## design.v

```verilog
package params_pkg;
  parameter int COEFF_WIDTH    = 16;  
  parameter int DATA_WIDTH     = 12;  
  parameter int OUTPUT_WIDTH   = 16;  
  parameter int PIPELINE_DEPTH = 5;   
  parameter int NUM_TAPS       = 16;  
  parameter int INPUT_FRAC     = 11;  
  parameter int COEFF_FRAC     = 14;  
  parameter int OUTPUT_FRAC    = 14;  
  parameter int ACC_WIDTH      = 32;  
  localparam int PROD_WIDTH = DATA_WIDTH + COEFF_WIDTH;  
  localparam int SHIFT_RIGHT = (INPUT_FRAC + COEFF_FRAC) - OUTPUT_FRAC;  
  typedef logic signed [DATA_WIDTH-1:0]    in_t;
  typedef logic signed [COEFF_WIDTH-1:0]  coeff_t;
  typedef logic signed [PROD_WIDTH-1:0]   prod_t;
  typedef logic signed [ACC_WIDTH-1:0]    acc_t;
  typedef logic signed [OUTPUT_WIDTH-1:0] out_t;
  localparam logic [NUM_TAPS*COEFF_WIDTH-1:0] COEFF_ROM = {
    -16'sd28,
    -16'sd1014,
    -16'sd1589,
    -16'sd1638,
    -16'sd1153,
    -16'sd261,
    16'sd790,
    16'sd1710,
    16'sd2177,
    16'sd2110,
    16'sd1594,
    16'sd845,
    16'sd184,
    -16'sd179,
    -16'sd226,
    -16'sd116
  };
endpackage
import params_pkg::*;
module algorithm_core (
  input  logic                 clk,
  input  logic                 rst_n,
  input  logic                 s_valid,
  output logic                 s_ready,
  input  params_pkg::in_t      s_data,
  output logic                 m_valid,
  input  logic                 m_ready,
  output params_pkg::out_t     m_data
);
  assign s_ready = 1'b1;
  logic signed [DATA_WIDTH-1:0] samples [0:NUM_TAPS-1];
  logic valid_pipe [0:PIPELINE_DEPTH];
  logic signed [PROD_WIDTH-1:0] prods_comb [0:NUM_TAPS-1];
  params_pkg::acc_t prod_ext_comb [0:NUM_TAPS-1];
  params_pkg::acc_t stage_prod_reg   [0:NUM_TAPS-1];  
  params_pkg::acc_t stage_sum8_reg   [0:8-1];        
  params_pkg::acc_t stage_sum4_reg   [0:4-1];        
  params_pkg::acc_t stage_sum2_reg   [0:2-1];        
  params_pkg::acc_t stage_final_reg;                 
  genvar i;
  generate
    for (i = 0; i < NUM_TAPS; i++) begin : PROD_COMB
      always_comb begin
        prods_comb[i] = $signed(samples[i]) * $signed(COEFF_ROM[i*COEFF_WIDTH +: COEFF_WIDTH]);
        prod_ext_comb[i] = $signed({{(ACC_WIDTH-PROD_WIDTH){prods_comb[i][PROD_WIDTH-1]}}, prods_comb[i]});
      end
    end
  endgenerate
  integer idx;
  always_ff @(posedge clk or negedge rst_n) begin
    if (!rst_n) begin
      for (idx = 0; idx < NUM_TAPS; idx = idx + 1) begin
        samples[idx] <= '0;
      end
      for (idx = 0; idx <= PIPELINE_DEPTH; idx = idx + 1) begin
        valid_pipe[idx] <= 1'b0;
      end
      for (idx = 0; idx < NUM_TAPS; idx = idx + 1) begin
        stage_prod_reg[idx] <= '0;
      end
      for (idx = 0; idx < 8; idx = idx + 1) begin
        stage_sum8_reg[idx] <= '0;
      end
      for (idx = 0; idx < 4; idx = idx + 1) begin
        stage_sum4_reg[idx] <= '0;
      end
      for (idx = 0; idx < 2; idx = idx + 1) begin
        stage_sum2_reg[idx] <= '0;
      end
      stage_final_reg <= '0;
    end else begin
      if (s_valid && s_ready) begin
        for (idx = NUM_TAPS-1; idx >= 1; idx = idx - 1) begin
          samples[idx] <= samples[idx-1];
        end
        samples[0] <= s_data;
      end
      valid_pipe[0] <= s_valid & s_ready;
      for (idx = 0; idx < PIPELINE_DEPTH; idx = idx + 1) begin
        valid_pipe[idx+1] <= valid_pipe[idx];
      end
      for (idx = 0; idx < NUM_TAPS; idx = idx + 1) begin
        stage_prod_reg[idx] <= prod_ext_comb[idx];
      end
      for (idx = 0; idx < 8; idx = idx + 1) begin
        stage_sum8_reg[idx] <= stage_prod_reg[2*idx] + stage_prod_reg[2*idx + 1];
      end
      for (idx = 0; idx < 4; idx = idx + 1) begin
        stage_sum4_reg[idx] <= stage_sum8_reg[2*idx] + stage_sum8_reg[2*idx + 1];
      end
      for (idx = 0; idx < 2; idx = idx + 1) begin
        stage_sum2_reg[idx] <= stage_sum4_reg[2*idx] + stage_sum4_reg[2*idx + 1];
      end
      stage_final_reg <= stage_sum2_reg[0] + stage_sum2_reg[1];
    end
  end
  logic signed [ACC_WIDTH-1:0] shifted_acc;
  always_comb begin
    if (SHIFT_RIGHT >= 0)
      shifted_acc = $signed(stage_final_reg) >>> SHIFT_RIGHT;
    else
      shifted_acc = $signed(stage_final_reg) <<< (-SHIFT_RIGHT);
  end
  assign m_data  = params_pkg::out_t'(shifted_acc[OUTPUT_WIDTH-1:0]);
  assign m_valid = valid_pipe[PIPELINE_DEPTH];
endmodule
import params_pkg::*;
module algorithm_top (
  input  logic                 clk,
  input  logic                 rst_n,
  input  logic                 s_valid,
  output logic                 s_ready,
  input  params_pkg::in_t      s_data,
  output logic                 m_valid,
  input  logic                 m_ready,
  output params_pkg::out_t     m_data
);
  algorithm_core u_core (
    .clk      (clk),
    .rst_n    (rst_n),
    .s_valid  (s_valid),
    .s_ready  (s_ready),
    .s_data   (s_data),
    .m_valid  (m_valid),
    .m_ready  (m_ready),
    .m_data   (m_data)
  );
endmodule
```

## config.mk

```make
export PLATFORM = sky130hd
export DESIGN_NAME = algorithm_top
export DESIGN_NICKNAME = algorithm_top
export VERILOG_FILES = /design/flow/design.v
export SDC_FILE = /design/flow/constraint.sdc
export NUM_CORES = 4
export LEC_CHECK = 0
export CAP_MARGIN = 20
export CORE_MARGIN = 2
export CORE_UTILIZATION = 72
export PLACE_DENSITY = 0.64
export SETUP_SLACK_MARGIN = -0.4
export SLEW_MARGIN = 20
```

## run.sh

```bash
#!/bin/bash
# the make line also repeats each setting of config.mk as NAME=value (left out here)
make -C /OpenROAD-flow-scripts/flow DESIGN_CONFIG=/design/flow/config.mk WORK_HOME=/design/flow/orfs CLKGATE_MAP_FILE= finish
```

## constraint.sdc

```tcl
create_clock -name core_clock -period 4.01 [get_ports {clk}]
set_input_delay 0.8020 -clock core_clock [delete_from_list [all_inputs] [get_ports {clk}]]
set_output_delay 0.8020 -clock core_clock [all_outputs]
set_load 0.01 [all_outputs]
```

==> results of run 1 <==
layer usage:
layer	global-route usage (%)	vias up	wire, microns
met2	54.9	2049	92200
li1	-	26774	-
met3	8.30	424	17700
met1	51.4	28690	86600
met4	8.73	12	5620
met5	0.696	-	177
through the flow:
stage	hold slack, ns	cell area [sq um]	setup TNS, ns
4_1_cts	0.191	90200	-38.37
3_5_place_dp	0.336	85200	-48.01
3_3_place_gp	0.332	85200	-41.56
5_1_grt	0.222	92100	-62.43
6_report	0.171	92100	-43.40
2_1_floorplan	0.331	77500	-18.93
layout make-up:
cell class / count / area [sq um]
tap: 1403 / 1760
antenna: 4 / 10.0
clock buffer: 136 / 2880
sequential: 909 / 22800
clock inverter: 52 / 767
fill: 5573 / 14500
multi-input combinational: 5159 / 51700
inverter: 1372 / 5160
timing repair buffer: 878 / 7010
repair_timing:
item,in CTS,in global routing
pin swaps,181,276
gates resized,203,357
setup buffers,61,78
setup endpoints to repair,68,85
==> flow_summary.ini, run 1 <==
; generated from flow reports
[run_status]
outcome = complete, but fails checks
failed_checks = setup timing

[worst_setup_path]
cp-start-kind = flip-flop
rrSetupSlack_ns = -1.05
reg2reg_to = u_core.stage_prod_reg[10][21]$_DFF_PN0_
path_max_fanout = 5
crit_type = flip-flop to flip-flop
crit_top_cell = fa_1
crit_path_end_kind = flip-flop
path_buffers = 4
r2r_start = u_core.samples[10][8]$_DFFE_PN0P_
crit_family = adder cells
cp_slowest_cell = fa_1
endpoint = u_core.stage_prod_reg[10][21]$_DFF_PN0_
r2r_cells = 18
cp.depth = 18
startpoint = u_core.samples[10][8]$_DFFE_PN0P_
worstPathCellList = inv_2 -> fa_1 -> inv_1 -> fa_1 -> fa_1 -> fa_1 -> inv_2 -> fa_1 -> inv_2 -> ha_4 -> a21o_1 -> a21o_1 -> a21o_1 -> and3_1 -> a221o_1 -> o41a_1 -> nor4b_2 -> a211o_1
required_ns = 4.64
cp_data_arrival_time_ns = 5.70
cpPeakStageDelay_ns = 0.54

[min_path]
hp-class = input pin to async pin

[sta]
drv_slew = 0
finalHoldViolCount = 0
finalClockPeriodUsage_pct = 126
setup_violations = 119
skew_ns = 0.0409
slew_headroom_pct = 33.8
fmax_ghz = 0.198
worst_slack_ns = -1.05
rsz0062_at_grt = true
min_period_ns = 5.06
worst_pin_slew_ns = 0.985

[routing]
drt-initial-drc-count = 4233
viasPerCell = 5.85
drc_errors = 0
vias = 57949
ant_nets = 0
wl_per_cell_microns = 20.4
dr.pass1.iters = 8
drt-total-wl_mm = 202

[finish]
final_cell_count_no_fill = 9913
syn_to_final_growth_pct = 19.6
fin_nets = 10379
final_util_pct = 86.4

[yosys]
ff_type = dfrtp_1
top_area_cell = dfrtp_1
ys_types = 90
ys_chip_area_sq_um = 77100
fp_nets = 9467
ys_warn_count = 9
ys_seq_share_pct = 29.5
synthArstFlopShare_pct = 100
yosys-mux-area-fraction_pct = 1.15
synth.avg_cell_area_sq_um = 10.3
ys_ff = 909
area_leaders = dfrtp_1 30%, ha_1 22%, fa_1 15%
edf_count = 0
synthCells = 7508
synthTopCellsByCount = 1374 x ha_1, 1372 x inv_1, 909 x dfrtp_1
most_common_cell = ha_1
ys_top_logic_family = adder cells
synth_area_sq_um = 77100
xor_share_pct = 6.66
synth-compound-area-share_pct = 11.6
yosys-stat-cells = 7508
adder_share_pct = 37.1
simple_gate_area_share_pct = 6.98
top_area_share_pct = 29.5

[placed_design]
dp.cells = 9636
finalWeightedCongestion = 0.989
post-place-ws_ns = -1.15
dpl.hpwl_mm = 151
port_buffers = 31

[clock_tree]
clock_sinks = 909
cts_buffer_depth = 3
clk_pin_slew_ns = 0.05
cts_hold_buf = 0
cts-root-buf = clkbuf_16
numCtsBuffers = 100
clock_latency_ns = 0.71
tritoncts = built
ctsHtreeMaxLevel = 3

[floorplanning]
pin_count = 34
chip_area_sq_um = 110000
core_sq_um = 107000
fp_util_pct = 72.3
rows = 120
fp.dieW_microns = 331
die_y_microns = 331

[global_routing]
grt_antenna_before_repair = 16
track_usage_pct = 35.7
grt_overflow = 0
grt_start_max_net_pins = 93
grt_pass1_wl_mm = 307
grt_pass1_vias = 58605

[run]
maxCapViolCount = 0
warnings = 126
==> inputs of run 2 (changes only) <==
Settings changed: CAP_MARGIN 20 to 35, CORE_ASPECT_RATIO set to 1.02, CORE_MARGIN 2 to 10, CORE_UTILIZATION 72 to 56, CTS_CLUSTER_SIZE set to 64, MAX_ROUTING_LAYER set to met5, PLACE_DENSITY 0.64 to 0.78, SETUP_SLACK_MARGIN -0.4 to not set.
Clock period 4.01 ns to 9.91 ns, I/O delays scaled along.
==> run 2 against run 1 <==
  * Now clean on timing, DRC and antenna
  * Die size is 39% higher
  * Count of clock-buffer cells in the layout is 13 lower
  * Cell count is 4.4% lower
  * Design area is 10% lower
  * Wire length is 18% lower
  * Critical endpoint unchanged
==> flow_summary.ini, run 2 <==
; generated from flow reports
[yosys]
edf_count = 0
synthArstFlopShare_pct = 100
synth_area_sq_um = 77100
top_area_cell = dfrtp_1
most_common_cell = ha_1
synth-compound-area-share_pct = 11.6
simple_gate_area_share_pct = 6.98
ys_chip_area_sq_um = 77100
ys_types = 90
area_leaders = dfrtp_1 30%, ha_1 22%, fa_1 15%
yosys-stat-cells = 7508
ys_seq_share_pct = 29.5
yosys-mux-area-fraction_pct = 1.15
ys_ff = 909
top_area_share_pct = 29.5
ys_top_logic_family = adder cells
fp_nets = 9467
adder_share_pct = 37.1
synthTopCellsByCount = 1374 x ha_1, 1372 x inv_1, 909 x dfrtp_1
ys_warn_count = 9
synth.avg_cell_area_sq_um = 10.3
synthCells = 7508
xor_share_pct = 6.66
ff_type = dfrtp_1

[sta]
worst_slack_ns = 4.32
tns_ns = 0
worst_pin_slew_ns = 0.991
rsz0062_at_grt = false
fmax_ghz = 0.179
min_period_ns = 5.59
drv_slew = 0
skew_ns = 0.0278
finalClockPeriodUsage_pct = 56.4
slew_headroom_pct = 34.0
finalHoldViolCount = 0
setup_violations = 0

[placed_design]
port_buffers = 31
finalWeightedCongestion = 0.899
post-place-ws_ns = 4.20
dpl.hpwl_mm = 132

[floorplanning]
fp_util_pct = 56.3
die_y_microns = 395
fp.dieW_microns = 387
pin_count = 34
chip_area_sq_um = 153000
rows = 137
core_sq_um = 137000

[run_status]
outcome = complete, no violations

[routing]
drt-initial-drc-count = 3078
vias = 52018
ant_nets = 0
viasPerCell = 5.49
drt-total-wl_mm = 166
wl_per_cell_microns = 17.5
drc_errors = 0
dr.pass1.iters = 16

[clock_tree]
cts_setup_buffers = 0
clock_sinks = 909
cts-root-buf = clkbuf_16
cts_hold_buf = 0
cts_resized = 0
clock_latency_ns = 0.71
tritoncts = built
ctsHtreeMaxLevel = 3
clk_pin_slew_ns = 0.06
cts_buffer_depth = 3
numCtsBuffers = 96

[min_path]
worstHoldStart = u_core.stage_sum8_reg[6][0]$_DFF_PN0_
holdPathStages = 0
holdPathEnd = u_core.stage_sum4_reg[3][0]$_DFF_PN0_
hp-class = flip-flop to flip-flop

[worst_setup_path]
startpoint = u_core.samples[10][7]$_DFFE_PN0P_
r2r_start = u_core.samples[10][7]$_DFFE_PN0P_
required_ns = 10.54
rrSetupSlack_ns = 4.32
path_max_fanout = 6
reg2reg_to = u_core.stage_prod_reg[10][21]$_DFF_PN0_
cp_slowest_cell = fa_1
r2r_cells = 18
crit_type = flip-flop to flip-flop
crit_path_end_kind = flip-flop
worstPathCellList = inv_1 -> fa_1 -> inv_1 -> fa_1 -> fa_1 -> fa_1 -> inv_1 -> fa_1 -> inv_1 -> ha_1 -> a21o_1 -> a21o_1 -> a21o_1 -> and3_1 -> a221o_1 -> o41a_1 -> nor4b_1 -> a211o_1
endpoint = u_core.stage_prod_reg[10][21]$_DFF_PN0_
crit_top_cell = fa_1
path_buffers = 4
cp.depth = 18
cpPeakStageDelay_ns = 0.55
crit_family = adder cells
cp_data_arrival_time_ns = 6.22
cp-start-kind = flip-flop

[finish]
nFillCells = 10764
layout.area.seq_sq_um = 22700
fin_nets = 9546
layout.area.comb_sq_um = 48900
syn_to_final_growth_pct = 7.62

[global_routing]
grt_pass1_vias = 54160
grt_start_max_net_pins = 189
grt_overflow = 0
track_usage_pct = 21.8
grt_pass1_wl_mm = 274
grt_antenna_before_repair = 17

[run]
maxCapViolCount = 0
warnings = 133
run 2: per-layer routing:
metal | GRT usage, % | vias up | part of all wire, %
met5 | 0 | - | 0.049
met4 | 6.52 | 14 | 2.8
met3 | 3.94 | 267 | 5.8
met2 | 35.2 | 1037 | 45
met1 | 30.0 | 25582 | 46
li1 | - | 25118 | -
run 2: final cells by class:
cell class / instances / area share [%]
diodes: 3 / 0.00905
well taps: 1807 / 2.73
clock inverters: 54 / 0.873
multi-input cells: 5159 / 59.0
clock buffers: 123 / 3.13
flip-flops and latches: 909 / 27.4
repair buffers: 49 / 0.661
inverters: 1372 / 6.21
run 2: stage by stage:
stage	area [sq um]	hold WS, ns	util, %	std cells
6_report	82900	0.329	60.6	9476
5_1_grt	82900	0.349	60.6	9473
4_1_cts	82900	0.330	60.6	9469
3_5_place_dp	79500	0.335	58.2	9292
3_3_place_gp	79500	0.331	58.2	9292
2_1_floorplan	77100	0.331	-	7508
==> inputs of run 3 (changes only) <==
Settings changed: CAP_MARGIN 35 to 20, CELL_PAD_IN_SITES_DETAIL_PLACEMENT set to 2, CORE_ASPECT_RATIO 1.02 to not set, CORE_MARGIN 10 to 3, CORE_UTILIZATION 56 to 32, CTS_CLUSTER_SIZE 64 to not set, GPL_ROUTABILITY_DRIVEN set to 1, GPL_TIMING_DRIVEN set to 1, MAX_ROUTING_LAYER met5 to not set, PLACE_DENSITY 0.78 to not set, PLACE_DENSITY_LB_ADDON set to 0.18, SETUP_SLACK_MARGIN set to 0.14.
Clock period 9.91 ns to 4.61 ns, I/O delays scaled along.
==> run 3 against run 2 <==
  * Now fails the layout checks on setup timing
  * Cell count increased by 22%
  * Sequential share of layout area decreased by 3.2 points
  * Sequential cell count unchanged
  * Die size increased by 61%
  * Wire length increased by 51%
==> flow_summary.ini, run 3 <==
; generated from flow reports
[sta]
min_period_ns = 5.28
tns_ns = -5.69
finalClockPeriodUsage_pct = 115
worst_pin_slew_ns = 0.874
finalHoldViolCount = 0
drv_slew = 0
setup_violations = 43
rsz0062_at_grt = true
slew_headroom_pct = 41.7
skew_ns = 0.0325
worst_slack_ns = -0.670
fmax_ghz = 0.189

[yosys]
synthCells = 7508
xor_share_pct = 6.66
ys_chip_area_sq_um = 77100
area_leaders = dfrtp_1 30%, ha_1 22%, fa_1 15%
yosys-mux-area-fraction_pct = 1.15
ys_seq_share_pct = 29.5
ys_top_logic_family = adder cells
ys_types = 90
synthArstFlopShare_pct = 100
synth_area_sq_um = 77100
synth.avg_cell_area_sq_um = 10.3
simple_gate_area_share_pct = 6.98
fp_nets = 9467
edf_count = 0
top_area_cell = dfrtp_1
adder_share_pct = 37.1
synth-compound-area-share_pct = 11.6
synthTopCellsByCount = 1374 x ha_1, 1372 x inv_1, 909 x dfrtp_1
ys_ff = 909
ys_warn_count = 9
yosys-stat-cells = 7508
top_area_share_pct = 29.5
ff_type = dfrtp_1
most_common_cell = ha_1

[worst_setup_path]
crit_path_end_kind = flip-flop
cp_data_arrival_time_ns = 5.99
worstPathCellList = inv_2 -> fa_1 -> inv_2 -> fa_1 -> fa_1 -> fa_1 -> inv_1 -> fa_1 -> inv_2 -> ha_4 -> a21o_1 -> a21o_1 -> a21o_1 -> and3_1 -> a221o_1 -> o41a_1 -> nor4b_2 -> a211o_1
startpoint = u_core.samples[10][6]$_DFFE_PN0P_
reg2reg_to = u_core.stage_prod_reg[10][21]$_DFF_PN0_
r2r_cells = 18
path_max_fanout = 5
crit_type = flip-flop to flip-flop
crit_family = adder cells
crit_top_cell = fa_1
path_buffers = 4
r2r_start = u_core.samples[10][6]$_DFFE_PN0P_
rrSetupSlack_ns = -0.67
cp.depth = 18
cp_slowest_cell = fa_1
cp-start-kind = flip-flop
required_ns = 5.32
cpPeakStageDelay_ns = 0.58
endpoint = u_core.stage_prod_reg[10][21]$_DFF_PN0_

[routing]
drt-total-wl_mm = 251
dr.pass1.iters = 5
wl_per_cell_microns = 21.7
ant_nets = 0
viasPerCell = 4.93
vias = 56950
drc_errors = 0
drt-initial-drc-count = 2408

[finish]
syn_to_final_growth_pct = 22.3
layout.area.comb_sq_um = 52400
layout.area.seq_sq_um = 22800
nFillCells = 25216
fin_nets = 10229

[floorplanning]
die_y_microns = 497
chip_area_sq_um = 247000
rows = 179
pin_count = 34
fp_util_pct = 32.3
fp.dieW_microns = 497
core_sq_um = 239000

[global_routing]
track_usage_pct = 19.6
met1_usage_pct = 23.8
grt-busiest-layer = met2
grt_start_max_net_pins = 94
grt_pass1_vias = 66828
grt_antenna_before_repair = 18
grt_pass1_wl_mm = 383
met2_usage_pct = 36.9
use_met3_pct = 1.97
grt_overflow = 0

[clock_tree]
tritoncts = built
ctsHtreeMaxLevel = 3
clk_pin_slew_ns = 0.06
numCtsBuffers = 114
cts_buffer_depth = 3
clock_latency_ns = 0.76
clock_sinks = 909
cts-root-buf = clkbuf_16

[placed_design]
finalWeightedCongestion = 0.831
dpl.hpwl_mm = 186
port_buffers = 31

[min_path]
hp-class = input pin to async pin

[run_status]
outcome = complete, but fails checks
failed_checks = setup timing

[run]
maxCapViolCount = 0
warnings = 124
==> run 3: layer usage <==
layer / vias up / part of all wire [%]
met1: 29659 / 42
met4: 2 / 3.0
li1: 26458 / -
met5: - / 0.0052
met2: 509 / 53
met3: 322 / 1.9
==> run 3: repair_timing <==
action                                  in CTS  in global routing
resized                                    404                316
buffers inserted                            84                 81
pin swaps                                  234                216
hold buffers                                 0                  0
endpoints found under the setup margin      81                 87
==> run 3: layout make-up <==
class | instances | area share [%]
Antenna cell | 10 | 0.0266
Clock buffer | 138 | 3.29
Clock inverter | 75 | 1.00
Inverter | 1372 | 5.47
Multi-Input combinational cell | 5159 | 55.5
Sequential cell | 909 | 24.2
Tap cell | 3167 | 4.20
Timing Repair Buffer | 714 | 6.22
==> run 3: through the flow <==
step | util (%) | instances | setup WS, ns | instance area (sq um) | hold WS [ns]
2_1_floorplan | - | 7508 | -0.413 | 77300 | 0.331
3_3_place_gp | 35.8 | 11160 | -0.491 | 85500 | 0.331
3_5_place_dp | 35.8 | 11160 | -0.677 | 85500 | 0.336
4_1_cts | 38.6 | 11455 | -0.600 | 92200 | 0.177
5_1_grt | 39.5 | 11537 | -0.824 | 94200 | 0.224
6_report | 39.5 | 11544 | -0.670 | 94200 | 0.219
==> inputs of run 4 (changes only) <==
Settings changed: CAP_MARGIN 20 to 5, CELL_PAD_IN_SITES_DETAIL_PLACEMENT 2 to not set, CORE_ASPECT_RATIO set to 0.71, CORE_MARGIN 3 to 2, CORE_UTILIZATION 32 to 72, CTS_CLUSTER_DIAMETER set to 317, GPL_TIMING_DRIVEN 1 to not set, PLACE_DENSITY set to 0.63, PLACE_DENSITY_LB_ADDON 0.18 to not set, SETUP_SLACK_MARGIN 0.14 to -0.33, SLEW_MARGIN 20 to 15.
Clock period 4.61 ns to 4.27 ns, I/O delays scaled along.
==> run 4 against run 3 <==
  * Still fails the layout checks on setup timing
  * Synthesized area stayed put
  * Clock skew decreased by 0.0055 ns
  * Wire length is 19% lower
  * Sequential share of layout area increased by 1.0 points
==> flow_summary.ini, run 4 <==
; generated from flow reports
[yosys]
simple_gate_area_share_pct = 6.98
synthTopCellsByCount = 1374 x ha_1, 1372 x inv_1, 909 x dfrtp_1
synthArstFlopShare_pct = 100
yosys-mux-area-fraction_pct = 1.15
top_area_cell = dfrtp_1
synth-compound-area-share_pct = 11.6
most_common_cell = ha_1
adder_share_pct = 37.1
top_area_share_pct = 29.5
fp_nets = 9467
xor_share_pct = 6.66
ys_chip_area_sq_um = 77100
edf_count = 0
ys_ff = 909
yosys-stat-cells = 7508
synthCells = 7508
ys_types = 90
ff_type = dfrtp_1
synth_area_sq_um = 77100
area_leaders = dfrtp_1 30%, ha_1 22%, fa_1 15%
ys_seq_share_pct = 29.5
ys_top_logic_family = adder cells
ys_warn_count = 9
synth.avg_cell_area_sq_um = 10.3

[finish]
nFillCells = 5843
fin_nets = 10281
syn_to_final_growth_pct = 17.1

[clock_tree]
clock_latency_ns = 0.72
ctsHtreeMaxLevel = 3
cts_buffer_depth = 3
cts-root-buf = clkbuf_16
cts_hold_buf = 0
clock_sinks = 909
numCtsBuffers = 94
tritoncts = built
clk_pin_slew_ns = 0.07

[worst_setup_path]
startpoint = u_core.samples[10][6]$_DFFE_PN0P_
crit_type = flip-flop to flip-flop
path_max_fanout = 4
cpPeakStageDelay_ns = 0.56
cp_slowest_cell = fa_1
r2r_cells = 18
required_ns = 4.91
cp_data_arrival_time_ns = 5.74
cp-start-kind = flip-flop
crit_family = adder cells
reg2reg_to = u_core.stage_prod_reg[10][21]$_DFF_PN0_
crit_path_end_kind = flip-flop
worstPathCellList = inv_2 -> fa_1 -> inv_2 -> fa_1 -> fa_2 -> fa_1 -> inv_2 -> fa_1 -> inv_2 -> ha_4 -> a21o_1 -> a21o_1 -> a21o_1 -> and3_1 -> a221o_1 -> o41a_1 -> nor4b_2 -> a211o_1
path_buffers = 4
endpoint = u_core.stage_prod_reg[10][21]$_DFF_PN0_
cp.depth = 18
r2r_start = u_core.samples[10][6]$_DFFE_PN0P_
rrSetupSlack_ns = -0.82

[sta]
whs_ns = 0.144
finalClockPeriodUsage_pct = 119
skew_ns = 0.0270
min_period_ns = 5.09
slew_headroom_pct = 20.8
rsz0062_at_grt = true
setup_violations = 88
finalHoldViolCount = 0
fmax_ghz = 0.196
drv_slew = 0
worst_pin_slew_ns = 1.18
worst_slack_ns = -0.823

[floorplanning]
fp_util_pct = 72.3
pin_count = 34
core_sq_um = 107000
fp.dieW_microns = 392
chip_area_sq_um = 110000
rows = 101
die_y_microns = 280

[routing]
drc_errors = 0
drt-total-wl_mm = 202
dr.pass1.iters = 6
ant_nets = 0
vias = 57513
wl_per_cell_microns = 20.5
viasPerCell = 5.84
drt-initial-drc-count = 4416

[placed_design]
dpl.hpwl_mm = 153
port_buffers = 31
finalWeightedCongestion = 0.984
post-place-ws_ns = -0.818

[global_routing]
grt_antenna_before_repair = 17
grt_start_max_net_pins = 112
grt_pass1_wl_mm = 312
grt_overflow = 0
grt_pass1_vias = 58422
track_usage_pct = 36.3

[run_status]
outcome = complete, but fails checks
failed_checks = setup timing

[min_path]
hp-class = input pin to async pin

[run]
warnings = 130
maxCapViolCount = 0
## run 4: final cells by class
cell class	instances	area, sq um	share of cell area, %
Multi-Input combinational cell	5159	50900	56.4
Sequential cell	909	22800	25.3
Timing Repair Buffer	786	6210	6.89
Inverter	1372	5150	5.71
Clock buffer	109	2480	2.75
Tap cell	1442	1800	2.00
Clock inverter	63	841	0.932
Antenna cell	7	17.5	0.0194
## run 4: per-layer routing
layer	wire length, microns	vias to the layer above	global-route usage (%)
met3	18700	403	9.96
met2	87500	1916	53.2
met1	90600	28585	53.9
met4	5390	16	8.40
li1	-	26593	-
met5	90	-	1.51
## run 4: stage by stage
stage	cell area, sq um	utilization (%)	TNS, ns	instances
4_1_cts	88600	83.1	-20.90	9805
2_1_floorplan	77200	-	-8.07	7508
5_1_grt	90200	84.7	-35.87	9847
3_5_place_dp	84500	79.3	-25.48	9607
3_3_place_gp	84500	79.3	-19.49	9607
6_report	90200	84.7	-22.89	9847
## run 4: what timing repair did
item                       in CTS  in global routing
resized                       114                289
pin swaps                      96                202
setup buffers                  36                 59
setup endpoints to repair      44                 71
==> inputs of run 5 (changes only) <==
Settings changed: ABC_AREA set to 0, CAP_MARGIN 5 to 35, CELL_PAD_IN_SITES_DETAIL_PLACEMENT set to 2, CELL_PAD_IN_SITES_GLOBAL_PLACEMENT set to 2, CORE_ASPECT_RATIO 0.71 to 0.92, CORE_MARGIN 2 to 3, CORE_UTILIZATION 72 to 24, CTS_CLUSTER_DIAMETER 317 to 346, GPL_ROUTABILITY_DRIVEN 1 to 0, GPL_TIMING_DRIVEN set to 0, MIN_ROUTING_LAYER set to met2, PLACE_DENSITY 0.63 to not set, SETUP_SLACK_MARGIN -0.33 to not set, SLEW_MARGIN 15 to 20.
Clock period 4.27 ns to 4.03 ns, I/O delays scaled along.
==> run 5 against run 4 <==
  * The layout still fails its checks (setup timing)
  * Hold slack improved by 0.21 ns
  * Register-to-register slack got worse by 0.35 ns
  * Sequential share of layout area fell by 1.4 points
  * Largest cell class unchanged
  * Synthesized area did not move
  * Via count rose by 34%
  * Maximum frequency fell by 2.1%
  * Count of clock-buffer cells in the layout rose by 47
  * Clock skew rose by 0.034 ns
  * Sequential cell count did not move
  * Global-route usage fell by 14 points
==> flow_summary.ini, run 5 <==
; generated from flow reports
[sta]
finalClockPeriodUsage_pct = 129
drv_slew = 0
tns_ns = -39.78
rsz0062_at_grt = true
skew_ns = 0.0608
slew_headroom_pct = 35.6
worst_pin_slew_ns = 0.959
setup_violations = 101
finalHoldViolCount = 0
whs_ns = 0.350
worst_slack_ns = -1.17
fmax_ghz = 0.192
min_period_ns = 5.20

[worst_setup_path]
startpoint = u_core.samples[10][6]$_DFFE_PN0P_
crit_top_cell = fa_1
cpPeakStageDelay_ns = 0.53
r2r_start = u_core.samples[10][6]$_DFFE_PN0P_
cp.depth = 19
path_buffers = 5
cp_data_arrival_time_ns = 6.00
r2r_cells = 19
endpoint = u_core.stage_prod_reg[10][21]$_DFF_PN0_
required_ns = 4.83
reg2reg_to = u_core.stage_prod_reg[10][21]$_DFF_PN0_
cp_slowest_cell = fa_1
crit_path_end_kind = flip-flop
cp-start-kind = flip-flop
worstPathCellList = inv_4 -> buf_12 -> fa_1 -> fa_1 -> inv_1 -> fa_1 -> fa_1 -> inv_2 -> fa_1 -> inv_2 -> ha_4 -> a21o_1 -> a21o_1 -> a21o_1 -> and3_4 -> a221o_1 -> o41a_1 -> nor4b_2 -> a211o_1
crit_type = flip-flop to flip-flop
crit_family = adder cells
rrSetupSlack_ns = -1.17
path_max_fanout = 4

[yosys]
synth.avg_cell_area_sq_um = 10.3
synthCells = 7508
most_common_cell = ha_1
simple_gate_area_share_pct = 6.98
adder_share_pct = 37.1
synth-compound-area-share_pct = 11.6
area_leaders = dfrtp_1 30%, ha_1 22%, fa_1 15%
ys_chip_area_sq_um = 77100
ff_type = dfrtp_1
ys_types = 90
synthArstFlopShare_pct = 100
top_area_cell = dfrtp_1
edf_count = 0
fp_nets = 9467
ys_top_logic_family = adder cells
synthTopCellsByCount = 1374 x ha_1, 1372 x inv_1, 909 x dfrtp_1
synth_area_sq_um = 77100
yosys-stat-cells = 7508
yosys-mux-area-fraction_pct = 1.15
ys_ff = 909
xor_share_pct = 6.66
ys_seq_share_pct = 29.5
ys_warn_count = 9
top_area_share_pct = 29.5

[finish]
final_area_sq_um = 96000
syn_to_final_growth_pct = 24.6
fin_nets = 10036
nFillCells = 34188
final_util_pct = 30.2

[routing]
viasPerCell = 6.21
ant_nets = 0
drt-initial-drc-count = 6484
wl_per_cell_microns = 20.0
drt-total-wl_mm = 248
drc_errors = 0
vias = 76973
dr.pass1.iters = 6

[placed_design]
post-place-ws_ns = -1.49
dpl.hpwl_mm = 185
postPlaceCellArea_sq_um = 84200
port_buffers = 31

[floorplanning]
pin_count = 34
chip_area_sq_um = 328000
fp_util_pct = 24.2
rows = 198
die_y_microns = 550
core_sq_um = 318000
fp.dieW_microns = 597

[clock_tree]
cts-root-buf = clkbuf_16
ctsHtreeMaxLevel = 3
tritoncts = built
clock_latency_ns = 0.89
numCtsBuffers = 123
cts_buffer_depth = 4
clk_pin_slew_ns = 0.07
clock_sinks = 909

[run_status]
outcome = complete, but fails checks
failed_checks = setup timing

[global_routing]
grt_overflow = 0
grt_pass1_wl_mm = 380
grt_pass1_vias = 96568
grt_antenna_before_repair = 4
track_usage_pct = 22.3
grt_start_max_net_pins = 145

[min_path]
holdPathEnd = u_core.stage_sum8_reg[2][0]$_DFF_PN0_
holdPathStages = 0
worstHoldStart = u_core.stage_prod_reg[4][0]$_DFF_PN0_
hp-class = flip-flop to flip-flop

[run]
warnings = 139
maxCapViolCount = 0
## run 5: final cells by class
type / instances / area (sq um) / area share [%]
diodes: 19 / 47.5 / 0.0495
clock buffers: 156 / 3350 / 3.49
clock inverters: 71 / 893 / 0.930
inverters: 1372 / 5200 / 5.42
well taps: 4200 / 5260 / 5.47
flip-flops and latches: 909 / 22900 / 23.9
plain buffers: 68 / 315 / 0.328
multi-input cells: 5159 / 53900 / 56.2
repair buffers: 444 / 4080 / 4.25
## run 5: metrics by stage
step | std cells
final | 12398
after detailed placement | 11755
after global placement | 11739
after floorplan | 7508
after global routing | 12379
after CTS | 12300
## run 5: routing by layer
layer  vias to the layer above  GRT usage (%)  share of wire, %
met5                         -           3.40              0.47
met4                        37           2.25               3.4
met3                       932           31.0                42
met2                     21695           26.7                54
met1                     28371              -                 0
li1                      25938              -                 -
## run 5: repair_timing
action | CTS | global route
gates resized | 593 | 373
hold buffers | 1 | 0
buffers inserted | 318 | 82
pin swaps | 243 | 218
gates cloned | 0 | 0
endpoints found under the setup margin | 133 | 133
endpoints found under the hold margin | 73 | 0
==> inputs of run 6 (changes only) <==
Settings changed: ABC_AREA 0 to not set, CAP_MARGIN 35 to 20, CELL_PAD_IN_SITES_DETAIL_PLACEMENT 2 to not set, CELL_PAD_IN_SITES_GLOBAL_PLACEMENT 2 to not set, CORE_ASPECT_RATIO 0.92 to not set, CORE_MARGIN 3 to 2, CORE_UTILIZATION 24 to 68, CTS_CLUSTER_DIAMETER 346 to not set, GPL_ROUTABILITY_DRIVEN 0 to not set, GPL_TIMING_DRIVEN 0 to not set, MIN_ROUTING_LAYER met2 to not set, PLACE_DENSITY_LB_ADDON set to 0.0, SETUP_SLACK_MARGIN set to 0.45.
Clock period 4.03 ns to 1.57 ns, I/O delays scaled along.
==> run 6 against run 5 <==
  * Synthesized cell count did not move
  * Synthesized area did not move
  * The flow now stops in 5_1_grt
  * Die size fell by 65%
==> flow_summary.ini, run 6 <==
; flow metrics
[placed_design]
dpl.hpwl_mm = 186
post-place-ws_ns = -3.53
finalWeightedCongestion = 0.951
dp.cells = 11000
port_buffers = 31

[clock_tree]
ctsHtreeMaxLevel = 3
clock_sinks = 909
numCtsBuffers = 101
cts-root-buf = clkbuf_16
cts_buffer_depth = 3

[yosys]
synthTopCellsByCount = 1374 x ha_1, 1372 x inv_1, 909 x dfrtp_1
synthCells = 7508
top_area_cell = dfrtp_1
ys_seq_share_pct = 29.5
ys_warn_count = 9
synth.avg_cell_area_sq_um = 10.3
yosys-stat-cells = 7508
yosys-mux-area-fraction_pct = 1.15
most_common_cell = ha_1
ys_chip_area_sq_um = 77100
area_leaders = dfrtp_1 30%, ha_1 22%, fa_1 15%
synth_area_sq_um = 77100
synth-compound-area-share_pct = 11.6
ys_top_logic_family = adder cells
ys_ff = 909
edf_count = 0
ff_type = dfrtp_1
fp_nets = 9467
adder_share_pct = 37.1
ys_types = 90
synthArstFlopShare_pct = 100
simple_gate_area_share_pct = 6.98
top_area_share_pct = 29.5
xor_share_pct = 6.66

[global_routing]
track_usage_pct = 79.8
grt_overflow = 250

[floorplanning]
core_sq_um = 112000
rows = 123
chip_area_sq_um = 116000
pin_count = 34
fp.dieW_microns = 341
die_y_microns = 341
fp_util_pct = 68.5

[run_status]
firstError = [ERROR GRT-0232] Routing congestion too high. Check the congestion heatmap in the GUI.
failed_stage = 5_1_grt
outcome = did not finish
run 6: metrics by stage:
| stage | hold slack (ns) | setup TNS [ns] | utilization (%) | area (sq um) |
|---|---|---|---|---|
| CTS | 0.0808 | -804.07 | 93.5 | 105000 |
| detailed placement | 0.229 | -762.21 | 88.2 | 99200 |
| global placement | 0.229 | -718.63 | 88.2 | 99200 |
| floorplan | 0.0184 | -567.03 | - | 81700 |
run 6: timing repair:
item	4_1_cts
endpoints found under the hold margin	479
endpoints found under the setup margin	676
pin swaps	168
cloned	0
buffers inserted	89
resized	308
hold buffers	2
run 6: layer usage:
metal / GRT usage [%] / overflow
met2: 96.2 / 119
met3: 64.5 / 3
met5: 37.7 / 0
met1: 76.9 / 0
met4: 85.7 / 128
==> inputs of run 7 (changes only) <==
Settings changed: CORE_UTILIZATION 68 to 40, PLACE_DENSITY_LB_ADDON 0.0 to not set, SETUP_SLACK_MARGIN 0.45 to not set.
Clock period 1.57 ns to 9.55 ns, I/O delays scaled along.
==> run 7 against run 6 <==
  * Now clean on timing, DRC and antenna
  * Synthesized cell count is the same
  * Synthesized area unchanged
  * Die size is 69% higher
==> flow_summary.ini, run 7 <==
; generated from flow reports
[routing]
drc_errors = 0
drt-total-wl_mm = 168
viasPerCell = 5.00
vias = 51023
ant_nets = 0
wl_per_cell_microns = 16.5
drt-initial-drc-count = 2328
dr.pass1.iters = 5

[placed_design]
finalWeightedCongestion = 0.858
dpl.hpwl_mm = 136
port_buffers = 31
postPlaceCellArea_sq_um = 80400

[global_routing]
grt_pass1_wl_mm = 278
track_usage_pct = 17.5
grt_antenna_before_repair = 4
grt_start_max_net_pins = 197
grt_overflow = 0
grt_pass1_vias = 53050

[clock_tree]
ctsHtreeMaxLevel = 3
clk_pin_slew_ns = 0.06
cts_resized = 0
cts_hold_buf = 0
cts-root-buf = clkbuf_16
numCtsBuffers = 103
cts_buffer_depth = 3
clock_sinks = 909
cts_setup_buffers = 0
tritoncts = built
clock_latency_ns = 0.73

[yosys]
fp_nets = 9467
synthTopCellsByCount = 1374 x ha_1, 1372 x inv_1, 909 x dfrtp_1
synthArstFlopShare_pct = 100
top_area_share_pct = 29.5
top_area_cell = dfrtp_1
edf_count = 0
adder_share_pct = 37.1
ys_ff = 909
ys_warn_count = 9
most_common_cell = ha_1
synth_area_sq_um = 77100
simple_gate_area_share_pct = 6.98
synth.avg_cell_area_sq_um = 10.3
ys_top_logic_family = adder cells
ys_chip_area_sq_um = 77100
ys_types = 90
ys_seq_share_pct = 29.5
synthCells = 7508
yosys-stat-cells = 7508
area_leaders = dfrtp_1 30%, ha_1 22%, fa_1 15%
synth-compound-area-share_pct = 11.6
yosys-mux-area-fraction_pct = 1.15
ff_type = dfrtp_1
xor_share_pct = 6.66

[worst_setup_path]
crit_type = flip-flop to flip-flop
crit_path_end_kind = flip-flop
cp-start-kind = flip-flop
startpoint = u_core.samples[10][11]$_DFFE_PN0P_
cp_data_arrival_time_ns = 6.37
cp.depth = 17
rrSetupSlack_ns = 3.84
crit_family = adder cells
endpoint = u_core.stage_prod_reg[10][21]$_DFF_PN0_
required_ns = 10.21
r2r_cells = 17
r2r_start = u_core.samples[10][11]$_DFFE_PN0P_
path_buffers = 3
cp_slowest_cell = dfrtp_1
worstPathCellList = ha_1 -> fa_1 -> inv_1 -> fa_1 -> fa_1 -> inv_1 -> fa_1 -> inv_1 -> ha_1 -> a21o_1 -> a21o_1 -> a21o_1 -> and3_1 -> a221o_1 -> o41a_1 -> nor4b_1 -> a211o_1
reg2reg_to = u_core.stage_prod_reg[10][21]$_DFF_PN0_
cpPeakStageDelay_ns = 0.94
crit_top_cell = fa_1
path_max_fanout = 25

[finish]
layout.area.comb_sq_um = 48900
nFillCells = 18111
final_util_pct = 43.8
final_area_sq_um = 84100
syn_to_final_growth_pct = 9.13
fin_nets = 9552
layout.area.seq_sq_um = 22700

[sta]
min_period_ns = 5.71
rsz0062_at_grt = false
setup_violations = 0
fmax_ghz = 0.175
slew_headroom_pct = 32.8
worst_pin_slew_ns = 1.01
finalHoldViolCount = 0
drv_slew = 0
skew_ns = 0.0302
finalClockPeriodUsage_pct = 59.8
tns_ns = 0

[floorplanning]
pin_count = 34
die_y_microns = 443
core_sq_um = 192000
chip_area_sq_um = 196000
rows = 161
fp_util_pct = 40.1
fp.dieW_microns = 443

[run_status]
outcome = complete, no violations

[min_path]
holdPathEnd = u_core.stage_sum8_reg[1][1]$_DFF_PN0_
holdPathStages = 0
hp-class = flip-flop to flip-flop
worstHoldStart = u_core.stage_prod_reg[2][1]$_DFF_PN0_

[run]
maxCapViolCount = 0
warnings = 133
## run 7: routing by layer
metal / vias up / global-route usage, % / wire length (microns)
li1: 25164 / - / -
met1: 25046 / 23.5 / 77700
met2: 608 / 29.9 / 81100
met3: 205 / 1.91 / 4880
met4: 0 / 4.65 / 4490
met5: - / 0 / 0
## run 7: metrics by stage
step	hold slack [ns]	setup slack (ns)	std cells
after global routing	0.353	3.45	10207
after floorplan	0.331	4.36	7508
final	0.346	3.84	10213
after global placement	0.332	3.86	10012
after detailed placement	0.335	3.83	10012
after CTS	0.348	3.81	10205
## run 7: final cells by class
class                      count  area share [%]
inverter                    1372            6.12
antenna                        6          0.0179
timing repair buffer          48           0.625
multi-input combinational   5159            58.2
sequential                   909            27.0
clock inverter                60           0.919
tap                         2526            3.76
clock buffer                 133            3.35
==> inputs of run 8 (changes only) <==
Settings changed: CAP_MARGIN 20 to 10, CELL_PAD_IN_SITES_DETAIL_PLACEMENT set to 1, CORE_UTILIZATION 40 to 61, PLACE_DENSITY set to 0.74.
Clock period 9.55 ns to 9.98 ns, I/O delays scaled along.
==> run 8 against run 7 <==
  * Highest routed layer is now met5
  * Register-to-register slack got worse by 1.8 ns
  * Die size fell by 34%
  * First-iteration DRC count rose to 4.2 times the previous value
  * Design area fell by 1.3%
  * Sequential share of layout area rose by 0.35 points
  * Global-route usage rose by 31 points
  * Now fails the layout checks on capacitance limit, slew limit
  * Largest cell class unchanged
  * Synthesized area did not move
  * Via count rose by 38%
  * Wire length rose by 120%
  * Count of clock-buffer cells in the layout rose by 3
==> flow_summary.ini, run 8 <==
; generated from flow reports
[routing]
ant_nets = 0
vias = 70550
dr.pass1.iters = 10
viasPerCell = 7.54
drt-total-wl_mm = 366
drt-initial-drc-count = 9882
drc_errors = 0
wl_per_cell_microns = 39.1

[run]
warnings = 146
maxCapViolCount = 5

[floorplanning]
fp.dieW_microns = 359
chip_area_sq_um = 129000
pin_count = 34
rows = 130
die_y_microns = 359
core_sq_um = 126000
fp_util_pct = 61.4

[clock_tree]
clock_latency_ns = 0.91
clk_pin_slew_ns = 0.07
cts_resized = 0
ctsHtreeMaxLevel = 3
clock_sinks = 909
cts_setup_buffers = 0
cts-root-buf = clkbuf_16
cts_hold_buf = 0
numCtsBuffers = 104
cts_buffer_depth = 3
tritoncts = built

[worst_setup_path]
path_buffers = 4
endpoint = u_core.stage_prod_reg[10][21]$_DFF_PN0_
r2r_cells = 16
crit_type = flip-flop to flip-flop
worstPathCellList = inv_1 -> fa_1 -> inv_1 -> fa_1 -> fa_1 -> fa_1 -> inv_1 -> fa_1 -> inv_1 -> ha_1 -> nor3_1 -> a21oi_1 -> a221o_1 -> o41a_1 -> nor4b_1 -> a211o_1
cp_data_arrival_time_ns = 8.71
crit_family = adder cells
rrSetupSlack_ns = 2.05
crit_top_cell = fa_1
cp-start-kind = flip-flop
cpPeakStageDelay_ns = 1.17
crit_path_end_kind = flip-flop
r2r_start = u_core.samples[10][5]$_DFFE_PN0P_
startpoint = u_core.samples[10][5]$_DFFE_PN0P_
reg2reg_to = u_core.stage_prod_reg[10][21]$_DFF_PN0_
required_ns = 10.77
cp_slowest_cell = nor3_1
path_max_fanout = 7
cp.depth = 16

[sta]
rsz0062_at_grt = false
worst_pin_slew_ns = 1.84
setup_violations = 0
tns_ns = 0
drv_slew = 6
fmax_ghz = 0.126
finalHoldViolCount = 0
finalClockPeriodUsage_pct = 79.4
min_period_ns = 7.93
skew_ns = 0.0765
slew_headroom_pct = -25.7

[run_status]
outcome = complete, but fails checks
failed_checks = capacitance limit, slew limit

[placed_design]
dp.cells = 9133
dpl.hpwl_mm = 195
port_buffers = 31
finalWeightedCongestion = 0.906

[min_path]
worstHoldStart = u_core.valid_pipe[0]$_DFF_PN0_
holdPathEnd = u_core.valid_pipe[1]$_DFF_PN0_
holdPathStages = 0
hp-class = flip-flop to flip-flop

[yosys]
area_leaders = dfrtp_1 30%, ha_1 22%, fa_1 15%
ff_type = dfrtp_1
yosys-mux-area-fraction_pct = 1.15
yosys-stat-cells = 7508
ys_seq_share_pct = 29.5
synthTopCellsByCount = 1374 x ha_1, 1372 x inv_1, 909 x dfrtp_1
ys_types = 90
ys_ff = 909
most_common_cell = ha_1
synthCells = 7508
edf_count = 0
synth.avg_cell_area_sq_um = 10.3
adder_share_pct = 37.1
ys_top_logic_family = adder cells
top_area_cell = dfrtp_1
top_area_share_pct = 29.5
synthArstFlopShare_pct = 100
ys_chip_area_sq_um = 77100
ys_warn_count = 9
xor_share_pct = 6.66
synth-compound-area-share_pct = 11.6
fp_nets = 9467
simple_gate_area_share_pct = 6.98
synth_area_sq_um = 77100

[global_routing]
grt_start_max_net_pins = 172
track_usage_pct = 48.6
grt_pass1_wl_mm = 475
grt_pass1_vias = 75030
grt_overflow = 0
grt_antenna_before_repair = 66

[finish]
syn_to_final_growth_pct = 7.72
nFillCells = 13111
final_cell_count_no_fill = 9357
fin_nets = 9548
-- run 8: per-layer routing --
layer | track usage [%] | wire length [microns] | vias to the layer above
met5 | 0.481 | 751 | -
met4 | 39.6 | 46500 | 72
met3 | 14.5 | 51600 | 3854
met2 | 78.6 | 155000 | 7480
met1 | 52.9 | 112000 | 34013
li1 | - | - | 25131
-- run 8: final cells by class --
cell class | count | area (sq um) | area share [%]
clock inverters | 54 | 663 | 0.799
multi-input cells | 5159 | 48900 | 58.9
flip-flops and latches | 909 | 22700 | 27.4
diodes | 34 | 85.1 | 0.102
repair buffers | 43 | 473 | 0.570
well taps | 1650 | 2060 | 2.49
inverters | 1372 | 5150 | 6.20
clock buffers | 136 | 2910 | 3.51
-- run 8: per-stage QoR --
step	cell area (sq um)	setup slack (ns)	hold slack (ns)	util, %
final	83000	2.05	0.346	66.1
after global routing	83000	1.71	0.362	66.1
after CTS	82900	3.86	0.350	66.0
after detailed placement	79300	4.06	0.336	63.2
after global placement	79300	4.34	0.331	63.2
after floorplan	77100	4.79	0.331	-
==> inputs of run 9 (changes only) <==
Settings changed: CELL_PAD_IN_SITES_DETAIL_PLACEMENT 1 to not set, CORE_ASPECT_RATIO set to 0.71, CORE_UTILIZATION 61 to 72, PLACE_DENSITY 0.74 to 0.64, SETUP_SLACK_MARGIN set to 0.68.
Clock period 9.98 ns to 4.88 ns, I/O delays scaled along.
==> run 9 against run 8 <==
  * Fails layout checks on setup timing
  * Utilization grew 18 points
  * Non-clock buffer count grew 404
  * Worst setup slack worse by 2.3 ns
  * Largest cell class unchanged
  * Critical endpoint unchanged
  * Synthesized cell count stayed put
  * First-iteration DRC count shrank 48%
  * Count of clock-buffer cells in the layout shrank 25
  * Synthesized area unchanged
  * Critical path depth rose by 2
==> flow_summary.ini, run 9 <==
; generated from flow reports
[run_status]
outcome = complete, but fails checks
failed_checks = setup timing

[finish]
fin_nets = 9941
layout.area.seq_sq_um = 22900
syn_to_final_growth_pct = 16.6
nFillCells = 5740
layout.area.comb_sq_um = 52700

[floorplanning]
core_sq_um = 107000
chip_area_sq_um = 110000
fp_util_pct = 72.3
fp.dieW_microns = 392
rows = 101
die_y_microns = 280
pin_count = 34

[yosys]
synthArstFlopShare_pct = 100
synth-compound-area-share_pct = 11.6
edf_count = 0
ys_chip_area_sq_um = 77100
ys_ff = 909
ys_warn_count = 9
ys_seq_share_pct = 29.5
ys_top_logic_family = adder cells
synth.avg_cell_area_sq_um = 10.3
fp_nets = 9467
most_common_cell = ha_1
simple_gate_area_share_pct = 6.98
top_area_share_pct = 29.5
ff_type = dfrtp_1
area_leaders = dfrtp_1 30%, ha_1 22%, fa_1 15%
xor_share_pct = 6.66
adder_share_pct = 37.1
synthCells = 7508
yosys-mux-area-fraction_pct = 1.15
yosys-stat-cells = 7508
synth_area_sq_um = 77100
synthTopCellsByCount = 1374 x ha_1, 1372 x inv_1, 909 x dfrtp_1
top_area_cell = dfrtp_1
ys_types = 90

[routing]
ant_nets = 0
drc_errors = 0
drt-total-wl_mm = 207
viasPerCell = 6.02
drt-initial-drc-count = 5116
wl_per_cell_microns = 21.8
dr.pass1.iters = 6
vias = 57206

[sta]
finalHoldViolCount = 0
rsz0062_at_grt = true
skew_ns = 0.0296
fmax_ghz = 0.194
setup_violations = 6
worst_slack_ns = -0.282
whs_ns = 0.196
slew_headroom_pct = 14.2
min_period_ns = 5.16
drv_slew = 0
worst_pin_slew_ns = 1.28
tns_ns = -0.860
finalClockPeriodUsage_pct = 106

[worst_setup_path]
crit_family = adder cells
crit_path_end_kind = flip-flop
required_ns = 5.51
r2r_start = u_core.samples[10][6]$_DFFE_PN0P_
crit_top_cell = fa_1
crit_type = flip-flop to flip-flop
cp.depth = 18
cp-start-kind = flip-flop
endpoint = u_core.stage_prod_reg[10][21]$_DFF_PN0_
path_max_fanout = 5
cp_data_arrival_time_ns = 5.80
r2r_cells = 18
cp_slowest_cell = fa_1
worstPathCellList = inv_4 -> fa_1 -> inv_2 -> fa_1 -> fa_1 -> fa_1 -> inv_2 -> fa_1 -> inv_2 -> ha_4 -> a21o_1 -> a21o_1 -> a21o_1 -> and3_1 -> a221o_1 -> o41a_1 -> nor4b_2 -> a211o_1
path_buffers = 4
cpPeakStageDelay_ns = 0.56
reg2reg_to = u_core.stage_prod_reg[10][21]$_DFF_PN0_
startpoint = u_core.samples[10][6]$_DFFE_PN0P_
rrSetupSlack_ns = -0.28

[global_routing]
grt_antenna_before_repair = 15
track_usage_pct = 36.4
grt_pass1_wl_mm = 311
grt_overflow = 0
grt_pass1_vias = 56885
grt_start_max_net_pins = 124

[placed_design]
port_buffers = 31
dpl.hpwl_mm = 146
finalWeightedCongestion = 0.948

[clock_tree]
clk_pin_slew_ns = 0.07
clock_sinks = 909
clock_latency_ns = 0.73
numCtsBuffers = 93
cts-root-buf = clkbuf_16
tritoncts = built
cts_hold_buf = 0
cts_buffer_depth = 3
ctsHtreeMaxLevel = 3

[run]
maxCapViolCount = 0
warnings = 138

[min_path]
hp-class = input pin to async pin
run 9: timing repair:
action,4_1_cts,5_1_grt
pin swaps,262,244
endpoints found under the setup margin,99,110
resized,407,322
buffers inserted,183,83
run 9: through the flow:
step                worst slack (ns)  instance area [sq um]  utilization, %  std cells
finish                        -0.282                  89900            84.4       9505
CTS                           -0.227                  87800            82.4       9420
global route                  -0.413                  89900            84.4       9503
detailed placement            -0.287                  81000            76.1       9063
floorplan                     -0.143                  77900               -       7508
global placement              -0.172                  81000            76.1       9063
run 9: layout make-up:
cell class,instances,share of cell area [%]
Multi-Input combinational cell,5159,58.7
Sequential cell,909,25.4
Inverter,1372,5.76
Timing Repair Buffer,447,4.32
Clock buffer,111,2.79
Tap cell,1442,2.01
Clock inverter,63,1.01
Antenna cell,2,0.00557
run 9: per-layer routing:
metal	GRT usage, %	share of wire (%)	up-vias
li1	-	-	25908
met1	55.1	44	28365
met2	52.8	43	2364
met3	9.87	9.8	549
met4	6.87	2.9	20
met5	0	0.064	-
==> inputs of run 10 (changes only) <==
Settings changed: CAP_MARGIN 10 to 20, CORE_ASPECT_RATIO 0.71 to not set, CORE_UTILIZATION 72 to 40, PLACE_DENSITY 0.64 to not set, SETUP_SLACK_MARGIN 0.68 to 0.28.
Clock period 4.88 ns to 5.56 ns, I/O delays scaled along.
==> run 10 against run 9 <==
  * The run now finishes clean
  * Wire length down 18%
  * Count of clock-buffer cells in the layout up 31
  * Clock skew up 0.0047 ns
  * Synthesized cell count unchanged
  * Maximum frequency down 1.2%
  * First-iteration DRC count down 51%
  * Critical path depth unchanged
  * Critical endpoint unchanged
==> flow_summary.ini, run 10 <==
; generated from flow reports
[run_status]
outcome = complete, no violations

[worst_setup_path]
reg2reg_to = u_core.stage_prod_reg[10][21]$_DFF_PN0_
r2r_start = u_core.samples[10][6]$_DFFE_PN0P_
startpoint = u_core.samples[10][6]$_DFFE_PN0P_
worstPathCellList = inv_4 -> fa_1 -> inv_2 -> fa_1 -> fa_1 -> fa_1 -> inv_1 -> fa_1 -> inv_2 -> ha_4 -> a21o_1 -> a21o_1 -> a21o_1 -> and3_1 -> a221o_1 -> o41a_1 -> buf_4 -> a211o_1
cpPeakStageDelay_ns = 0.56
crit_family = adder cells
cp_slowest_cell = fa_1
cp_data_arrival_time_ns = 5.84
cp.depth = 18
path_buffers = 5
crit_type = flip-flop to flip-flop
cp-start-kind = flip-flop
crit_path_end_kind = flip-flop
r2r_cells = 18
rrSetupSlack_ns = 0.34
path_max_fanout = 5
required_ns = 6.18
endpoint = u_core.stage_prod_reg[10][21]$_DFF_PN0_
crit_top_cell = fa_1

[yosys]
ys_seq_share_pct = 29.5
synth-compound-area-share_pct = 11.6
top_area_cell = dfrtp_1
ys_ff = 909
top_area_share_pct = 29.5
fp_nets = 9467
xor_share_pct = 6.66
synthCells = 7508
synth_area_sq_um = 77100
yosys-stat-cells = 7508
ff_type = dfrtp_1
edf_count = 0
synth.avg_cell_area_sq_um = 10.3
ys_top_logic_family = adder cells
simple_gate_area_share_pct = 6.98
synthTopCellsByCount = 1374 x ha_1, 1372 x inv_1, 909 x dfrtp_1
adder_share_pct = 37.1
ys_types = 90
most_common_cell = ha_1
yosys-mux-area-fraction_pct = 1.15
area_leaders = dfrtp_1 30%, ha_1 22%, fa_1 15%
ys_warn_count = 9
synthArstFlopShare_pct = 100
ys_chip_area_sq_um = 77100

[finish]
fin_nets = 9604
final_cell_count_no_fill = 10258
final_area_sq_um = 84500
syn_to_final_growth_pct = 9.60

[sta]
worst_pin_slew_ns = 1.02
setup_violations = 0
rsz0062_at_grt = true
min_period_ns = 5.22
finalClockPeriodUsage_pct = 93.9
finalHoldViolCount = 0
whs_ns = 0.287
skew_ns = 0.0344
slew_headroom_pct = 31.9
fmax_ghz = 0.191
drv_slew = 0
tns_ns = 0

[placed_design]
finalWeightedCongestion = 0.878
postPlaceCellArea_sq_um = 80800
port_buffers = 31
dp.cells = 10056
dpl.hpwl_mm = 138

[floorplanning]
chip_area_sq_um = 196000
core_sq_um = 192000
rows = 161
pin_count = 34
die_y_microns = 443
fp_util_pct = 40.1
fp.dieW_microns = 443

[clock_tree]
clock_sinks = 909
cts-root-buf = clkbuf_16
clk_pin_slew_ns = 0.07
numCtsBuffers = 105
cts_buffer_depth = 3
tritoncts = built
clock_latency_ns = 0.75
ctsHtreeMaxLevel = 3

[global_routing]
track_usage_pct = 17.5
grt_pass1_wl_mm = 278
grt_antenna_before_repair = 7
grt_overflow = 0
grt_start_max_net_pins = 174
grt_pass1_vias = 52661

[routing]
vias = 51401
viasPerCell = 5.01
wl_per_cell_microns = 16.5
drc_errors = 0
dr.pass1.iters = 5
drt-total-wl_mm = 170
drt-initial-drc-count = 2506
ant_nets = 0

[min_path]
hp-class = input pin to async pin

[run]
maxCapViolCount = 0
warnings = 137
==> run 10: per-layer routing <==
layer | routed length, microns | track usage [%]
met2 | 81100 | 29.6
met5 | 0 | 0
met1 | 79100 | 23.8
met3 | 4280 | 1.76
met4 | 5150 | 5.19
==> run 10: cell type report <==
type / count / area [sq um]
clock buffer: 142 / 2950
fill: 18142 / 108000
timing repair buffer: 98 / 940
inverter: 1372 / 5160
clock inverter: 49 / 513
sequential: 909 / 22800
antenna: 3 / 7.51
multi-input combinational: 5159 / 49000
tap: 2526 / 3160
==> run 10: what timing repair did <==
item,CTS,global route
buffers inserted,0,8
gates cloned,0,0
pin swaps,0,2
hold buffers,0,0
gates resized,4,39
endpoints found under the setup margin,1,13
==> run 10: through the flow <==
step,setup WS [ns],util (%)
final,0.337,44.0
after global routing,0.177,44.0
after CTS,0.291,43.9
after detailed placement,0.229,42.1
after global placement,0.297,42.1
after floorplan,0.373,-
==> inputs of run 11 (changes only) <==
Settings changed: ABC_AREA set to 1, CAP_MARGIN 20 to 30, CORE_MARGIN 2 to 8, PLACE_DENSITY_LB_ADDON set to 0.19, SETUP_SLACK_MARGIN 0.28 to 1.66.
Clock period 5.56 ns to 6.0 ns, I/O delays scaled along.
==> run 11 against run 10 <==
  * Design area up 17%
  * Die size up 20%
  * Synthesized area up 14%
  * Non-clock buffer count up 78
  * Wire length up 33%
  * Worst setup slack better by 1.3 ns
  * Register-to-register slack better by 1.3 ns
  * Global-route usage up 1.6 points
  * Count of clock-buffer cells in the layout down 6
  * Highest routed layer unchanged
==> flow_summary.ini, run 11 <==
; generated from flow reports
[yosys]
top_area_share_pct = 25.8
synthCells = 11245
synth-compound-area-share_pct = 6.06
synth_area_sq_um = 88200
fp_nets = 13204
synthTopCellsByCount = 2961 x nand2_1, 2328 x inv_1, 1374 x ha_1
ys_ff = 909
top_area_cell = dfrtp_1
xor_share_pct = 4.17
most_common_cell = nand2_1
synthArstFlopShare_pct = 100
ys_chip_area_sq_um = 88200
ys_warn_count = 9
adder_share_pct = 32.4
yosys-stat-cells = 11245
area_leaders = dfrtp_1 26%, ha_1 19%, fa_1 13%
synth.avg_cell_area_sq_um = 7.85
ys_seq_share_pct = 25.8
edf_count = 0
ff_type = dfrtp_1
ys_types = 48
ys_top_logic_family = adder cells

[worst_setup_path]
startpoint = u_core.samples[11][10]$_DFFE_PN0P_
cp.depth = 16
reg2reg_to = u_core.stage_prod_reg[11][15]$_DFF_PN0_
required_ns = 6.66
crit_family = adder cells
cp_data_arrival_time_ns = 4.97
endpoint = u_core.stage_prod_reg[11][15]$_DFF_PN0_
r2r_start = u_core.samples[11][10]$_DFFE_PN0P_
r2r_cells = 16
path_max_fanout = 5
path_buffers = 5
crit_top_cell = fa_1
cp_slowest_cell = fa_2
cpPeakStageDelay_ns = 0.58
worstPathCellList = clkinv_4 -> fa_2 -> fa_1 -> fa_1 -> inv_2 -> fa_1 -> inv_2 -> fa_1 -> inv_2 -> ha_4 -> nand2_1 -> nor2_4 -> nand3_2 -> nand3_4 -> buf_6 -> xor2_1
crit_path_end_kind = flip-flop
cp-start-kind = flip-flop
crit_type = flip-flop to flip-flop

[clock_tree]
numCtsBuffers = 110
clk_pin_slew_ns = 0.06
cts_buffer_depth = 3
cts_hold_buf = 0
ctsHtreeMaxLevel = 3
clock_latency_ns = 0.76
clock_sinks = 909
cts-root-buf = clkbuf_16

[floorplanning]
rows = 172
fp_util_pct = 40.2
chip_area_sq_um = 236000
fp.dieW_microns = 486
core_sq_um = 220000

[routing]
drt-total-wl_mm = 226
viasPerCell = 4.80
ant_nets = 0
drt-initial-drc-count = 3720
drc_errors = 0
vias = 69322
dr.pass1.iters = 9

[global_routing]
grt_antenna_before_repair = 6
track_usage_pct = 19.2
grt_overflow = 0
grt_start_max_net_pins = 133
grt_pass1_vias = 70557
grt_pass1_wl_mm = 372

[sta]
drv_slew = 0
finalClockPeriodUsage_pct = 71.9
setup_violations = 0
worst_pin_slew_ns = 0.771
finalHoldViolCount = 0
fmax_ghz = 0.232
slew_headroom_pct = 48.6
skew_ns = 0.0328
min_period_ns = 4.31
rsz0062_at_grt = true

[run]
warnings = 144
maxCapViolCount = 0

[min_path]
holdPathStages = 0
holdPathEnd = u_core.valid_pipe[4]$_DFF_PN0_

[placed_design]
finalWeightedCongestion = 0.909
port_buffers = 31
dpl.hpwl_mm = 188
postPlaceCellArea_sq_um = 92200

[finish]
final_cell_count_no_fill = 14452
final_area_sq_um = 98900
final_util_pct = 45.0
fin_nets = 13440
nFillCells = 21855

[run_status]
outcome = complete, no violations
run 11: stage by stage:
step	worst slack, ns	hold slack (ns)
5_1_grt	1.47	0.352
2_1_floorplan	1.69	0.331
6_report	1.69	0.349
3_3_place_gp	1.20	0.333
4_1_cts	1.66	0.351
3_5_place_dp	1.21	0.338
run 11: routing by layer:
layer	global-route usage [%]	wire length (microns)
met3	1.81	7000
met1	28.0	114000
met2	31.2	102000
met4	3.63	3600
met5	0	0
run 11: timing repair:
item | 4_1_cts | 5_1_grt
buffers inserted | 49 | 76
endpoints found under the setup margin | 68 | 91
pin swaps | 19 | 115
gates resized | 111 | 277
run 11: final cells by class:
cell class	count	area, sq um	share of cell area, %
Multi-Input combinational cell	7949	57900	58.5
Sequential cell	909	22800	23.1
Inverter	2335	8790	8.89
Tap cell	2871	3590	3.63
Clock buffer	136	3010	3.05
Timing Repair Buffer	176	1600	1.62
Clock inverter	71	1160	1.17
Antenna cell	5	12.5	0.0127
